Design uart_edge_detection, start of the top module:
module uart_edge_detection (
    input logic clk,           
    input logic rst_n,         
    input logic uart_rx,       
    output logic uart_tx,      
    output logic led_rx,       
    output logic led_tx,       
    output logic data_ready    
);
    parameter CLOCK_FREQ = 50000000;    
    parameter BAUD_RATE  = 115200;
    parameter BAUD_DIV   = CLOCK_FREQ / BAUD_RATE;
    parameter THRESHOLD  = 4;           
    logic [7:0] rx_data;
    logic rx_done;
    logic [7:0] processed_data;
    logic tx_start;
    logic tx_busy;
    logic [7:0] image_data [0:63];     
    logic [7:0] conv_result [0:35];    
    logic [5:0] rx_counter;            
    logic [5:0] tx_counter;            
    typedef enum logic [1:0] {IDLE, RECEIVE, PROCESS, SEND} state_t;
    state_t state, next_state;
    uart_rx #(
        .BAUD_DIV(BAUD_DIV)
    ) uart_receiver (
        .clk(clk),
        .rst_n(rst_n),
        .rx(uart_rx),
        .data_out(rx_data),
  ...
clock: 3.19 ns
lec_check: 0
abc_area: 1
cap_margin: 0
cell_pad_in_sites_detail_placement: 0
cell_pad_in_sites_global_placement: 0
core_margin: 2
core_utilization: 72
cts_cluster_diameter: 240
cts_cluster_size: 72
hold_slack_margin: -0.0
place_density_lb_addon: 0.13
setup_slack_margin: 0.92
slew_margin: 20
run.sh (not shown) runs the stock make flow with config.mk's settings and CLKGATE_MAP_FILE=.
The baseline completed and failed the layout checks on negative setup slack.
Edit:
ABC_AREA = unset   (was 1)
CAP_MARGIN = 20   (was 0)
CELL_PAD_IN_SITES_DETAIL_PLACEMENT = unset   (was 0)
CELL_PAD_IN_SITES_GLOBAL_PLACEMENT = unset   (was 0)
CTS_CLUSTER_DIAMETER = unset   (was 240)
CTS_CLUSTER_SIZE = unset   (was 72)
HOLD_SLACK_MARGIN = unset   (was -0.0)
PLACE_DENSITY_LB_ADDON = unset   (was 0.13)
SETUP_SLACK_MARGIN = 0.41   (was 0.92)
Result: The changed run went through all stages and came out clean. Clock skew shrinks by 0.0062 ns. Wire length fell by about 20%. Core utilization went down by 1.1 points. Setup slack gets better by 0.20 ns.
Edit:
CAP_MARGIN = 35   (was 20)
CELL_PAD_IN_SITES_DETAIL_PLACEMENT = 0   (was unset)
CELL_PAD_IN_SITES_GLOBAL_PLACEMENT = 0   (was unset)
CTS_CLUSTER_DIAMETER = 240   (was unset)
CTS_CLUSTER_SIZE = 21   (was unset)
PLACE_DENSITY_LB_ADDON = 0.0   (was unset)
SETUP_SLACK_MARGIN = 0.44   (was 0.41)
Fmax is higher by 2.8%.
Final area decreases by 1.2%.
Setup slack gets better by 0.087 ns.
Power shrinks by 1.5%.
Edit:
CORE_UTILIZATION = 70   (was 72)
CTS_CLUSTER_SIZE = 15   (was 21)
HOLD_SLACK_MARGIN = -0.0   (was unset)
PLACE_DENSITY = 0.89   (was unset)
PLACE_DENSITY_LB_ADDON = unset   (was 0.0)
SETUP_SLACK_MARGIN = unset   (was 0.44)
What happened: This time the run ran to the end with violations: negative setup slack; final area is lower by 2.3%; worst setup slack got worse by 0.22 ns; utilization is lower by 4.8 points; total power is higher by 1.9%; sequential share of layout area is higher by 0.79 points; clock skew is higher by 0.0097 ns; sequential power barely changes; cell count is lower by 0.84%.
Edit:
ABC_AREA = 1   (was unset)
CAP_MARGIN = 20   (was 35)
CELL_PAD_IN_SITES_DETAIL_PLACEMENT = unset   (was 0)
CELL_PAD_IN_SITES_GLOBAL_PLACEMENT = unset   (was 0)
CORE_UTILIZATION = 72   (was 70)
CTS_CLUSTER_DIAMETER = unset   (was 240)
CTS_CLUSTER_SIZE = 72   (was 15)
HOLD_SLACK_MARGIN = unset   (was -0.0)
PLACE_DENSITY = unset   (was 0.89)
PLACE_DENSITY_LB_ADDON = 0.06   (was unset)
SETUP_SLACK_MARGIN = 0.32   (was unset)
=> Now the flow completed without violations; non-clock buffer count increases by 27; final cell count increases by 7.4%; synthesized cell count increases by 7.2%; global-route usage decreases by 0.54 points.
Edit:
CAP_MARGIN = 35   (was 20)
CELL_PAD_IN_SITES_DETAIL_PLACEMENT = 0   (was unset)
CELL_PAD_IN_SITES_GLOBAL_PLACEMENT = 0   (was unset)
CTS_CLUSTER_DIAMETER = 240   (was unset)
HOLD_SLACK_MARGIN = -0.0   (was unset)
PLACE_DENSITY_LB_ADDON = 0.13   (was 0.06)
Outcome: Now the flow completed, yet does not pass: negative setup slack; cell area goes up by 1.2%; area after synthesis does not change; via count goes up by 8.4%; die size is unchanged; routed wire length goes up by 17%; setup slack got worse by 0.15 ns; clock skew goes up by 0.0067 ns; sequential power barely changes; core utilization goes up by 1.0 points; synthesized cell count is unchanged; maximum frequency goes down by 4.6%.

The RTL this note starts from:
==> flow/design.v <==
module uart_tx #(
    parameter BAUD_DIV = 434
) (
    input logic clk,
    input logic rst_n,
    input logic tx_start,
    input logic [7:0] data_in,
    output logic tx_busy,
    output logic tx
);
    logic [9:0] tx_shift;   
    logic [3:0] bit_count;
    logic [11:0] baud_counter;
    logic tx_active;
    always_ff @(posedge clk or negedge rst_n) begin
        if (!rst_n) begin
            tx_active <= 0;
            baud_counter <= 0;
            tx_busy <= 0;
            tx <= 1;   
        end else begin
            if (tx_start && !tx_active) begin
                tx_active <= 1;
                tx_shift <= {1'b1, data_in, 1'b0};   
                baud_counter <= BAUD_DIV;
                bit_count <= 0;
                tx_busy <= 1;
            end else if (tx_active) begin
                if (baud_counter == 0) begin
                    baud_counter <= BAUD_DIV;
                    tx <= tx_shift[0];   
                    tx_shift <= {1'b1, tx_shift[9:1]};   
                    bit_count <= bit_count + 1;
                    if (bit_count == 9) begin   
                        tx_active <= 0;
                        tx_busy <= 0;
                    end
                end else begin
                    baud_counter <= baud_counter - 1;
                end
            end
        end
    end
endmodule
module uart_rx #(
    parameter BAUD_DIV = 434   
) (
    input logic clk,
    input logic rst_n,
    input logic rx,
    output logic [7:0] data_out,
    output logic data_valid,
	 	output logic [7:0] leds
);
    logic [11:0] baud_counter;
    logic [3:0] bit_count;
    logic [7:0] rx_shift;
    logic rx_active;
    always_ff @(posedge clk or negedge rst_n) begin
        if (!rst_n) begin
            baud_counter <= 0;
            bit_count <= 0;
            rx_active <= 0;
            data_valid <= 0;
            rx_shift <= 8'b0;   
        end else begin
            if (!rx_active && !rx) begin
                rx_active <= 1;
                baud_counter <= BAUD_DIV / 2;
                bit_count <= 0;
                rx_shift <= 8'b0;   
            end else if (rx_active) begin
                if (baud_counter == 0) begin
                    baud_counter <= BAUD_DIV;
                    if (bit_count < 9) begin
                        rx_shift <= {rx, rx_shift[7:1]};   
                        bit_count <= bit_count + 1;
                    end else begin
                        rx_active <= 0;
                        data_out <= rx_shift;  
								leds <= rx_shift;
                        data_valid <= 1;
                    end
                end else begin
                    baud_counter <= baud_counter - 1;
                end
            end else begin
                data_valid <= 0;
            end
        end
    end
endmodule
module uart_edge_detection (
    input logic clk,           
    input logic rst_n,         
    input logic uart_rx,       
    output logic uart_tx,      
    output logic led_rx,       
    output logic led_tx,       
    output logic data_ready    
);
    parameter CLOCK_FREQ = 50000000;    
    parameter BAUD_RATE  = 115200;
    parameter BAUD_DIV   = CLOCK_FREQ / BAUD_RATE;
    parameter THRESHOLD  = 4;           
    logic [7:0] rx_data;
    logic rx_done;
    logic [7:0] processed_data;
    logic tx_start;
    logic tx_busy;
    logic [7:0] image_data [0:63];     
    logic [7:0] conv_result [0:35];    
    logic [5:0] rx_counter;            
    logic [5:0] tx_counter;            
    typedef enum logic [1:0] {IDLE, RECEIVE, PROCESS, SEND} state_t;
    state_t state, next_state;
    uart_rx #(
        .BAUD_DIV(BAUD_DIV)
    ) uart_receiver (
        .clk(clk),
        .rst_n(rst_n),
        .rx(uart_rx),
        .data_out(rx_data),
        .data_valid(rx_done)
    );
    uart_tx #(
        .BAUD_DIV(BAUD_DIV)
    ) uart_transmitter (
        .clk(clk),
        .rst_n(rst_n),
        .tx_start(tx_start),
        .data_in(processed_data),
        .tx_busy(tx_busy),
        .tx(uart_tx)
    );
    always_ff @(posedge clk or negedge rst_n) begin
        if (!rst_n)
            state <= IDLE;
        else
            state <= next_state;
    end
    always_comb begin
        case (state)
            IDLE:      next_state = (rx_done) ? RECEIVE : IDLE;
            RECEIVE:   next_state = (rx_counter == 6'd63 && rx_done) ? PROCESS : RECEIVE;
            PROCESS:   next_state = SEND;
            SEND:      next_state = (tx_counter == 6'd36 && !tx_busy) ? IDLE : SEND;
            default:   next_state = IDLE;
        endcase
    end
    always_ff @(posedge clk or negedge rst_n) begin
        if (!rst_n) begin
            rx_counter <= 6'd0;
        end else if ((state == IDLE || state == RECEIVE) && rx_done) begin
            image_data[rx_counter] <= rx_data;
            rx_counter <= rx_counter + 1;
        end else if (state == IDLE) begin
            rx_counter <= 6'd0;
        end
    end
    integer i, j, k, l;
    reg [3:0] sum;
    always_ff @(posedge clk or negedge rst_n) begin
        if (!rst_n) begin
            for (i = 0; i < 36; i = i + 1)
                conv_result[i] <= 8'd0;
        end else if (state == PROCESS) begin
            for (i = 0; i < 6; i = i + 1) begin
                for (j = 0; j < 6; j = j + 1) begin
                    sum = 0;
                    for (k = 0; k < 3; k = k + 1) begin
                        for (l = 0; l < 3; l = l + 1) begin
                            sum = sum + image_data[(i + k) * 8 + (j + l)][0];
                        end
                    end
                    conv_result[i * 6 + j] <= (sum >= THRESHOLD) ? 8'b1 : 8'b0;
                end
            end
        end
    end
    always_ff @(posedge clk or negedge rst_n) begin
        if (!rst_n) begin
            tx_counter <= 6'd0;
            tx_start <= 1'b0;
            processed_data <= 8'd0;
        end else if (state == SEND) begin
            if (!tx_busy && !tx_start) begin
                tx_start <= 1'b1;
                processed_data <= conv_result[tx_counter];
                tx_counter <= tx_counter + 1;
            end else if (tx_start && tx_busy) begin
                tx_start <= 1'b0;
            end
        end else begin
            tx_counter <= 6'd0;
            tx_start <= 1'b0;
        end
    end
    always_ff @(posedge clk or negedge rst_n) begin
        if (!rst_n) begin
            led_rx <= 1'b0;
            led_tx <= 1'b0;
            data_ready <= 1'b0;
        end else begin
            led_rx <= (state == RECEIVE) ? rx_done : 1'b0;
            led_tx <= (state == SEND) ? ~tx_busy : 1'b0;
            data_ready <= (state == SEND);  
        end
    end
endmodule
make LEC_CHECK=0 CAP_MARGIN=20 CORE_MARGIN=2 CORE_UTILIZATION=72 CTS_CLUSTER_DIAMETER=377 CTS_CLUSTER_SIZE=21 PLACE_DENSITY=0.43 SETUP_SLACK_MARGIN=0.41 SLEW_MARGIN=20 finish   # period 3.19 ns
The starting point ran to the end with no violations.
Change:
--- a/flow/config.mk
+++ b/flow/config.mk
@@ -8 +8,2 @@
-export CAP_MARGIN = 20
+export ABC_AREA = 1
+export CAP_MARGIN = 40
@@ -11,4 +12,4 @@
-export CTS_CLUSTER_DIAMETER = 377
-export CTS_CLUSTER_SIZE = 21
-export PLACE_DENSITY = 0.43
-export SETUP_SLACK_MARGIN = 0.41
+export CTS_CLUSTER_DIAMETER = 26
+export CTS_CLUSTER_SIZE = 72
+export PLACE_DENSITY = 0.4
+export SETUP_SLACK_MARGIN = 0.32
With this change the flow completed, yet does not pass: negative setup slack.
Maximum frequency came out lower by a few percent.
Clock-buffer cell count came out higher by 3.
Global-route usage came out lower by 0.11 points.
Via count came out higher by a few percent.
Routed wire length came out higher by a few percent.
Total power came out lower by a little under a tenth.
Sequential power came out lower by a few percent.
Change:
--- a/flow/config.mk
+++ b/flow/config.mk
@@ -8,2 +8,2 @@
-export ABC_AREA = 1
-export CAP_MARGIN = 40
+export CAP_MARGIN = 20
+export CORE_ASPECT_RATIO = 1.42
@@ -12,4 +12,3 @@
-export CTS_CLUSTER_DIAMETER = 26
-export CTS_CLUSTER_SIZE = 72
-export PLACE_DENSITY = 0.4
-export SETUP_SLACK_MARGIN = 0.32
+export CTS_CLUSTER_SIZE = 10
+export PLACE_DENSITY = 0.36
+export SETUP_SLACK_MARGIN = 0.76
What happened: Now the flow ran to the end with no violations; final cell count came out lower by 5.4%; critical path depth falls by 1; wire length drops by 1.8%; clock power went up by about 4%; utilization increases by 0.39 points; flip-flop count stays the same; hold slack is better by 0.048 ns; total power rises by 9.9%; area after synthesis is lower by 0.71%; design area barely changes; setup slack gets better by 0.15 ns.
Change:
--- a/flow/config.mk
+++ b/flow/config.mk
@@ -9 +8,0 @@
-export CORE_ASPECT_RATIO = 1.42
@@ -13 +11,0 @@
-export PLACE_DENSITY = 0.36
The changed run finished clean.
Synthesized area is unchanged.
Setup slack is better by 0.073 ns.
Design area barely changes.
Power is estimated from default activity; no workload was simulated.
